## build 57
Design RNG, start of the top module:
module RNG(
    input               CLK,
    input               RST,
    input               RND_IN,
    output reg [7:0]    OUT,
    output reg          WE,
    input               FULL
);
reg [7:0]           RND_DAT;
reg [2:0]           RND_SHIFT;
reg                 RND_CNT;
reg [15:0]          start;
reg                 tog;
reg                 rd;
reg                 rd_ok;
reg                 init;
reg [63:0]          l0_0;
reg [64:0]          l0_1;
reg [65:0]          l0_2;
reg [63:0]          l1_0;
reg [64:0]          l1_1;
reg [65:0]          l1_2;
reg [63:0]          l2_0;
reg [64:0]          l2_1;
reg [65:0]          l2_2;
reg [63:0]          l3_0;
reg [64:0]          l3_1;
reg [65:0]          l3_2;
reg [63:0]          l4_0;
reg [64:0]          l4_1;
reg [65:0]          l4_2;
reg [63:0]          l5_0;
reg [64:0]          l5_1;
reg [65:0]          l5_2;
reg [63:0]          l6_0;
reg [64:0]          l6_1;
reg [65:0]          l6_2;
reg [63:0]          l7_0;
  ...
For scale: roughly 6000 cells after synthesis, about 13 I/O pins, roughly 0.067 mm^2 of cells after synthesis.
Settings: LEC_CHECK=0, CAP_MARGIN=20, CORE_MARGIN=2, CORE_UTILIZATION=65, CTS_CLUSTER_DIAMETER=32, PLACE_DENSITY=0.6, SETUP_SLACK_MARGIN=0.37, SLEW_MARGIN=20, TNS_END_PERCENT=5; clock period 2.17 ns.
run.sh (not shown) runs the stock make flow with config.mk's settings and CLKGATE_MAP_FILE=.
Build 57: flow complete, layout not clean; failing: setup timing
diff inputs: build 57 => build 14
# build 57
export LEC_CHECK = 0
export CAP_MARGIN = 20
export CORE_MARGIN = 2
export CORE_UTILIZATION = 65
export CTS_CLUSTER_DIAMETER = 32
export PLACE_DENSITY = 0.6
export SETUP_SLACK_MARGIN = 0.37
export SLEW_MARGIN = 20
export TNS_END_PERCENT = 5
create_clock -name core_clock -period 2.17 [get_ports {CLK}]
# build 14
export LEC_CHECK = 0
export CAP_MARGIN = 20
export CORE_MARGIN = 2
export CORE_UTILIZATION = 60
export PLACE_DENSITY = 0.6
export SLEW_MARGIN = 20
create_clock -name core_clock -period 3.64 [get_ports {CLK}]
## What came out
- Build 14 reached the end of the flow, and the finished layout is clean on the timing, design-rule and antenna checks.
- Build 14 vs. build 57: sum of routed wire length over all layers went down by about 6%.
- Of build 14 and build 57, the lower average vias per placed instance belongs to build 14.
- [diff] fmax, build 14 relative to build 57: regression
#### Input delta (build 95 over build 14)
# build 14
export LEC_CHECK = 0
export CAP_MARGIN = 20
export CORE_MARGIN = 2
export CORE_UTILIZATION = 60
export PLACE_DENSITY = 0.6
export SLEW_MARGIN = 20
create_clock -name core_clock -period 3.64 [get_ports {CLK}]
# build 95
export LEC_CHECK = 0
export CAP_MARGIN = 20
export CORE_MARGIN = 2
export CORE_UTILIZATION = 67
export CTS_CLUSTER_DIAMETER = 32
export PLACE_DENSITY = 0.6
export SLEW_MARGIN = 20
create_clock -name core_clock -period 2.17 [get_ports {CLK}]
==> comparison <==
- Build 95 ran in full, but the layout does not pass; the checks complain about setup timing.
- The area figure in the yosys stat output on build 95 is in line with that on build 14.
- The count of buffers not belonging to the clock network in the layout in build 95 is 2.9 times that in build 14.
- Post-route standard cell area excluding fillers: build 95 > build 14
- Compared with build 14, in build 95 layout clock buffer count went up by 101; die outline area now sits lower; area added between synthesis and finish picked up an extra 15 points; site row count now sits lower; routed metal-1 wire length decreased by about 4.6% relative to the old numbers.
- Relative to build 14, post-route fraction of the period consumed by the critical path has increased by 25 points in build 95.
The inputs of build 41 differ from those of build 95 as listed below.
# build 95
export LEC_CHECK = 0
export CAP_MARGIN = 20
export CORE_MARGIN = 2
export CORE_UTILIZATION = 67
export CTS_CLUSTER_DIAMETER = 32
export PLACE_DENSITY = 0.6
export SLEW_MARGIN = 20
create_clock -name core_clock -period 2.17 [get_ports {CLK}]
# build 41
export LEC_CHECK = 0
export CAP_MARGIN = 20
export CORE_MARGIN = 2
export CORE_UTILIZATION = 40
export PLACE_DENSITY = 0.6
export SETUP_SLACK_MARGIN = 1.05
export SLEW_MARGIN = 20
create_clock -name core_clock -period 3.64 [get_ports {CLK}]
==> comparison <==
Relative to build 95, build 41 improves setup slack.
Re post-synthesis instance area: no difference whatsoever between build 95 and build 41.
On fraction of power consumed by combinational cells, build 95 tracks build 41 almost exactly.
Going from build 95 to build 41, largest net degree at the start of global routing went up; met2 global-route usage went down.
FAIL: build 95; every other run in build 41 and build 95 is clean
Build 95 finished all stages; however, its layout fails the closing checks, the failures being setup timing.
Compared with build 95, build 41 improves worst setup timing slack at the placement stage.
The following lists how build 91 was set up differently from build 41:
# build 41
export LEC_CHECK = 0
export CAP_MARGIN = 20
export CORE_MARGIN = 2
export CORE_UTILIZATION = 40
export PLACE_DENSITY = 0.6
export SETUP_SLACK_MARGIN = 1.05
export SLEW_MARGIN = 20
create_clock -name core_clock -period 3.64 [get_ports {CLK}]
# build 91
export LEC_CHECK = 0
export CAP_MARGIN = 20
export CORE_MARGIN = 2
export CORE_UTILIZATION = 66
export PLACE_DENSITY = 0.6
export SLEW_MARGIN = 20
create_clock -name core_clock -period 2.02 [get_ports {CLK}]
Build 91 finished all stages; layout check result: FAIL, due to setup timing.
Build 41 has a lower wire length after detailed routing than build 91.
Summary: with build 41 as the reference, combinational gate area in build 91 moved up by a few percent.
In the flow results for build 91 and build 41, the area added between synthesis and finish is smaller on build 41.
Compared with build 41, in build 91 critical path depth saw a decrease; met2 capacity usage during global routing saw an increase; global-route wire length before repair saw an increase; worst-skew pair later-pin latency saw a decrease.
Compared with build 41, build 91 has less setup slack.
Delta(combined global-route utilization of all metal layers, build 91 - build 41) > 0
Compared with build 41, in build 91 placed wire-length estimate after detailed placement went up 13%, detailed route wirelength on metal3 went up about 22%.

---

Setup of job 105:
Starting RTL as in the previous note.
Design RNG, start of the top module:
module RNG(
    input               CLK,
    input               RST,
    input               RND_IN,
    output reg [7:0]    OUT,
    output reg          WE,
    input               FULL
);
export LEC_CHECK = 0
export ABC_AREA = 1
export CAP_MARGIN = 10
export CELL_PAD_IN_SITES_DETAIL_PLACEMENT = 2
export CORE_ASPECT_RATIO = 1.13
export CORE_MARGIN = 5
export CORE_UTILIZATION = 40
export GPL_ROUTABILITY_DRIVEN = 0
export GPL_TIMING_DRIVEN = 0
export PLACE_DENSITY_LB_ADDON = 0.29
export SLEW_MARGIN = 20
export TNS_END_PERCENT = 50
create_clock -name core_clock -period 2.1 [get_ports {CLK}]
Job 105 did not finish; a tool error ended it in global routing (5_1_grt).
### job 105 -> job 104
- TNS_END_PERCENT removed (was 50)
- GPL_TIMING_DRIVEN removed (was 0)
- PLACE_DENSITY_LB_ADDON removed (was 0.29)
- CELL_PAD_IN_SITES_DETAIL_PLACEMENT removed (was 2)
- CORE_ASPECT_RATIO removed (was 1.13)
- CORE_MARGIN changed from 5 to 2
- ABC_AREA removed (was 1)
- GPL_ROUTABILITY_DRIVEN removed (was 0)
- PLACE_DENSITY newly set to 0.6
- the clock period (ns, I/O delays scaled along) changed from 2.1 to 2.16
### Flow results
Ran to the end and failed final checks on negative setup slack: job 104.
Diff job 105 -> job 104: number of top-level design ports held steady; number of instances in the placed design shrank by 244; post-placement cell area grew by 5.1%; detailed placement HPWL shrank by 61%; area figure in the yosys stat output shrank by 0.38%.
Diff job 104..job 105 | area fraction in full adders, half adders and majority gates | negligible

---

RNG again, from the RTL that the note above started with.
Settings: LEC_CHECK=0, ABC_AREA=1, CAP_MARGIN=10, CELL_PAD_IN_SITES_DETAIL_PLACEMENT=2, CORE_MARGIN=5, CORE_UTILIZATION=40, GPL_ROUTABILITY_DRIVEN=0, PLACE_DENSITY_LB_ADDON=0.29, SLEW_MARGIN=20, TNS_END_PERCENT=50; clock period 4.84 ns.
Change:
==> flow/config.mk (replaced) <==
export PLATFORM = sky130hd
export DESIGN_NAME = RNG
export DESIGN_NICKNAME = RNG
export VERILOG_FILES = /design/flow/design.v
export SDC_FILE = /design/flow/constraint.sdc
export NUM_CORES = 4
export LEC_CHECK = 0
export CAP_MARGIN = 20
export CORE_MARGIN = 2
export CORE_UTILIZATION = 70
export SLEW_MARGIN = 20
==> flow/constraint.sdc (replaced) <==
create_clock -name core_clock -period 2.1 [get_ports {CLK}]
set_input_delay 0.4200 -clock core_clock [delete_from_list [all_inputs] [get_ports {CLK}]]
set_output_delay 0.4200 -clock core_clock [all_outputs]
set_load 0.01 [all_outputs]
What happened:
- With this change the flow ran to the end with violations: negative setup slack
- global-route usage goes up by 1.7 points
- final area goes up by a few percent
- die size goes down by well over a third
- total power goes up by well over a third
- via count goes down by roughly a tenth
- final cell count goes down by roughly a tenth
- clock power goes up by well over a third
Change:
--- a/flow/config.mk
+++ b/flow/config.mk
@@ -10,2 +10,6 @@
 export CORE_UTILIZATION = 70
+export CTS_CLUSTER_DIAMETER = 32
+export CTS_CLUSTER_SIZE = 37
+export PLACE_DENSITY = 0.6
+export SETUP_SLACK_MARGIN = 0.37
 export SLEW_MARGIN = 20
==> flow/constraint.sdc (replaced) <==
create_clock -name core_clock -period 2.17 [get_ports {CLK}]
set_input_delay 0.4340 -clock core_clock [delete_from_list [all_inputs] [get_ports {CLK}]]
set_output_delay 0.4340 -clock core_clock [all_outputs]
set_load 0.01 [all_outputs]
The new run finished but fails on negative setup slack.
Routed wire length went up by roughly a tenth.
Clock skew went up by 0.033 ns.
Final area went up by a little under a tenth.
Area after synthesis does not change.
Register-to-register slack is worse by 0.09 ns.
Sequential power went down by a few percent.
Global-route usage went up by 3.6 points.
Final cell count went up by a few percent.
Setup slack is worse by 0.093 ns.
Change:
==> flow/config.mk (replaced) <==
export PLATFORM = sky130hd
export DESIGN_NAME = RNG
export DESIGN_NICKNAME = RNG
export VERILOG_FILES = /design/flow/design.v
export SDC_FILE = /design/flow/constraint.sdc
export NUM_CORES = 4
export LEC_CHECK = 0
export ABC_AREA = 1
export CAP_MARGIN = 20
export CORE_MARGIN = 2
export CORE_UTILIZATION = 72
export CTS_CLUSTER_DIAMETER = 372
export PLACE_DENSITY = 0.6
export SLEW_MARGIN = 20
==> flow/constraint.sdc (replaced) <==
create_clock -name core_clock -period 2.02 [get_ports {CLK}]
set_input_delay 0.4040 -clock core_clock [delete_from_list [all_inputs] [get_ports {CLK}]]
set_output_delay 0.4040 -clock core_clock [all_outputs]
set_load 0.01 [all_outputs]
Result: The changed run produced a layout that fails on negative setup slack; non-clock buffer count falls by 100; maximum frequency climbs by 19%; final cell count is lower by 0.76%; hold slack gains 0.13 ns; total power shrinks by 12%; worst setup slack gets better by 0.26 ns; wire length falls by 14%.
Power is estimated from default activity; no workload was simulated.
